// my_fifo
module my_fifo #(
                   parameter DATA_W           = 128      ,         
                   parameter DEPTH            = 16     ,         
                   parameter UPP_TH           = 4      ,         
                   parameter LOW_TH           = 2                
                )
                (
                   input                   clk         ,         
                   input                   rstn        ,         
                   input                   i_wren      ,         
                   input  [DATA_W - 1 : 0] i_wrdata    ,         
                   output                  o_alm_full  ,         
                   output                  o_full      ,         
                   input                   i_rden      ,         
                   output [DATA_W - 1 : 0] o_rddata    ,         
                   output                  o_alm_empty ,         
                   output                  o_empty               
                );
clock: 3.45 ns
lec_check: 0
abc_area: 1
cap_margin: 20
cell_pad_in_sites_detail_placement: 0
core_aspect_ratio: 0.75
core_margin: 2
core_utilization: 69
cts_cluster_size: 78
gpl_routability_driven: 1
hold_slack_margin: 0.26
min_routing_layer: met2
place_density_lb_addon: 0.28
setup_slack_margin: 0.28
slew_margin: 20
run.sh (not shown) runs the stock make flow with config.mk's settings and CLKGATE_MAP_FILE=.
The starting point ended with an error in 5_1_grt.
Next try:
Settings changed: ABC_AREA 1 to not set, CELL_PAD_IN_SITES_DETAIL_PLACEMENT 0 to not set, CORE_ASPECT_RATIO 0.75 to not set, CORE_UTILIZATION 69 to 60, CTS_CLUSTER_SIZE 78 to not set, GPL_ROUTABILITY_DRIVEN 1 to not set, HOLD_SLACK_MARGIN 0.26 to not set, MIN_ROUTING_LAYER met2 to not set, PLACE_DENSITY set to 0.6, PLACE_DENSITY_LB_ADDON 0.28 to not set, SETUP_SLACK_MARGIN 0.28 to not set.
Clock period 3.45 ns to 2.98 ns, I/O delays scaled along.
Now the flow completed and failed the layout checks on negative setup slack.
Synthesized area drops by 2.7%.
Die area rose by about 12%.
Synthesized cell count shrinks by about 40%.
Next try:
Settings changed: ABC_AREA set to 1, CORE_UTILIZATION 60 to 72, CTS_CLUSTER_DIAMETER set to 365, CTS_CLUSTER_SIZE set to 14, PLACE_DENSITY 0.6 to 0.65, SETUP_SLACK_MARGIN set to -0.16.
Clock period 2.98 ns to 2.47 ns, I/O delays scaled along.
The new run reached the layout checks and failed them: negative setup slack.
Count of clock-buffer cells in the layout falls by 104.
Design area rises by 2.9%.
Worst setup slack loses 0.31 ns.
Wire length rises by 21%.
Total power rises by 30%.
Final cell count rises by 42%.
Next try:
Settings changed: ABC_AREA 1 to not set, CORE_UTILIZATION 72 to 65, CTS_CLUSTER_DIAMETER 365 to not set, CTS_CLUSTER_SIZE 14 to 33, PLACE_DENSITY 0.65 to 0.6, SETUP_SLACK_MARGIN -0.16 to not set.
What happened: The new run completed, yet does not pass: negative setup slack; worst hold slack is worse by 0.0061 ns; synthesized cell count decreases by 42%; total power decreases by 6.4%; sequential power is about the same; global-route usage decreases by 8.7 points; routed wire length decreases by 17%; cell area decreases by 0.30%; worst setup slack is worse by 0.15 ns.
Next try:
Settings changed: ABC_AREA set to 1, CORE_UTILIZATION 65 to 72, CTS_CLUSTER_DIAMETER set to 365, CTS_CLUSTER_SIZE 33 to 14, HOLD_SLACK_MARGIN set to 0.29, PLACE_DENSITY 0.6 to 0.65, SETUP_SLACK_MARGIN set to -0.16.
Outcome:
- The new run produced a layout that fails on negative setup slack
- wire length grows by 20%
- critical path depth grows by 3
- power grows by 6.8%
- non-clock buffer count shrinks by 90
- cell count grows by 41%
- sequential power stays flat
- die area shrinks by 7.1%
- final area grows by 0.31%
- utilization grows by 7.2 points
- via count grows by 44%
Next try:
Settings changed: ABC_AREA 1 to not set, CORE_UTILIZATION 72 to 47, CTS_CLUSTER_DIAMETER 365 to not set, CTS_CLUSTER_SIZE 14 to not set, HOLD_SLACK_MARGIN 0.29 to not set, PLACE_DENSITY 0.65 to 0.6, SETUP_SLACK_MARGIN -0.16 to not set.
Clock period 2.47 ns to 4.44 ns, I/O delays scaled along.
After rerunning: The changed run finished with timing, DRC and antenna clean; sequential cell count stays the same; synthesized area fell by a few percent; utilization is lower by 34 points; die size rises by well over a third; sequential power went down by well over a third; sequential share of layout area is higher by 5.0 points; global-route usage is lower by 19 points; total power decreases by well over a third.
Power and IR drop assume default switching activity.
